== v54 ==
// lms_core
module lms_core #(
    parameter WIDTH = 16,
    parameter FRAC  = 8
)(
    input wire clk,
    input wire rst,
    input wire start,
    input wire signed [WIDTH-1:0] x_in,
    input wire signed [WIDTH-1:0] d_in,
    output reg signed [WIDTH-1:0] y_out,
    output reg signed [WIDTH-1:0] e_out,
    output reg done
);
==> flow/config.mk <==
export PLATFORM = sky130hd
export DESIGN_NAME = lms_core
export DESIGN_NICKNAME = lms_core
export VERILOG_FILES = /design/flow/design.v
export SDC_FILE = /design/flow/constraint.sdc
export NUM_CORES = 4
export LEC_CHECK = 0
export ABC_AREA = 1
export CAP_MARGIN = 20
export CORE_ASPECT_RATIO = 1.2
export CORE_MARGIN = 4
export CORE_UTILIZATION = 35
export CTS_CLUSTER_DIAMETER = 54
export GPL_ROUTABILITY_DRIVEN = 0
export GPL_TIMING_DRIVEN = 0
export HOLD_SLACK_MARGIN = 0.04
export MAX_ROUTING_LAYER = met4
export MIN_ROUTING_LAYER = met1
export PLACE_DENSITY_LB_ADDON = 0.03
export SETUP_SLACK_MARGIN = 0.98
export SLEW_MARGIN = 20
==> flow/constraint.sdc <==
create_clock -name core_clock -period 5.26 [get_ports {clk}]
set_input_delay 1.0520 -clock core_clock [delete_from_list [all_inputs] [get_ports {clk}]]
set_output_delay 1.0520 -clock core_clock [all_outputs]
set_load 0.01 [all_outputs]
run.sh (not shown) runs the stock make flow with config.mk's settings and CLKGATE_MAP_FILE=.
From the logs: v54 reached the end of the flow and failed the layout checks with setup timing.
Inputs modified between v54 and v58:
- MIN_ROUTING_LAYER no longer set, was met1
- PLACE_DENSITY_LB_ADDON no longer set, was 0.03
- CORE_UTILIZATION now 72, was 35
- GPL_ROUTABILITY_DRIVEN no longer set, was 0
- CAP_MARGIN now 0, was 20
- PLACE_DENSITY now 0.67, previously not set
- SETUP_SLACK_MARGIN now 1.21, was 0.98
- CORE_MARGIN now 2, was 4
- CTS_CLUSTER_DIAMETER now 59, was 54
- ABC_AREA no longer set, was 1
- MAX_ROUTING_LAYER no longer set, was met4
- CORE_ASPECT_RATIO no longer set, was 1.2
- HOLD_SLACK_MARGIN no longer set, was 0.04
- GPL_TIMING_DRIVEN no longer set, was 0
- the clock period (ns, I/O delays scaled along) now 7.03, was 5.26
--- outcome ---
- Delta (v58 minus v54): cell count lower; final design utilization now larger; setup slack went up by 1.53 ns; final critical path time including I/O delays and setup climbed 0.24 ns.
- Looking at the reports, v58 completed the entire flow and the layout it produced met the timing, design-rule and antenna checks.
Edits applied to the flow inputs when going from v58 to v28:
- clearing CTS_CLUSTER_DIAMETER, which used to be 59
- swapping 72 for 64 in CORE_UTILIZATION
- clearing PLACE_DENSITY, which used to be 0.67
- swapping 0 for 20 in CAP_MARGIN
- swapping 7.03 for 4.65 in the clock period (ns, I/O delays scaled along)
==> comparison <==
- v58 was carried through to the last stage, and its layout satisfied the timing, design-rule and antenna checks.
- v28: complete, dirty (setup timing)
- Switching power total on v28 is behind v58.
- From v58 to v28 the numbers moved as follows: switching fraction of total power now smaller, clock power now larger.
#### Input delta (v12 over v28)
- setting MIN_ROUTING_LAYER to met2 for the first time
- changing SETUP_SLACK_MARGIN from 1.21 to 1.16
- changing SLEW_MARGIN from 20 to 25
- setting CELL_PAD_IN_SITES_DETAIL_PLACEMENT to 1 for the first time
- setting CORE_ASPECT_RATIO to 0.8 for the first time
- changing CORE_UTILIZATION from 64 to 40
- setting CELL_PAD_IN_SITES_GLOBAL_PLACEMENT to 3 for the first time
- setting HOLD_SLACK_MARGIN to 0.05 for the first time
- setting GPL_TIMING_DRIVEN to 0 for the first time
- setting CTS_CLUSTER_DIAMETER to 125 for the first time
- changing the clock period (ns, I/O delays scaled along) from 4.65 to 7.55
### Flow results
v12 completed every stage of the flow, and the final layout passed the timing, design-rule and antenna checks.
From v28 to v12 the numbers moved as follows: logic gate share of total power now smaller; post-layout instance area decreased by 11% relative to the old numbers.
Looking at v12 and v28, the total instance count after detailed placement is a wash.
The die of v12 is larger than the one used in v28.
Power figures rest on the tool's default switching activity, not on a simulated workload.
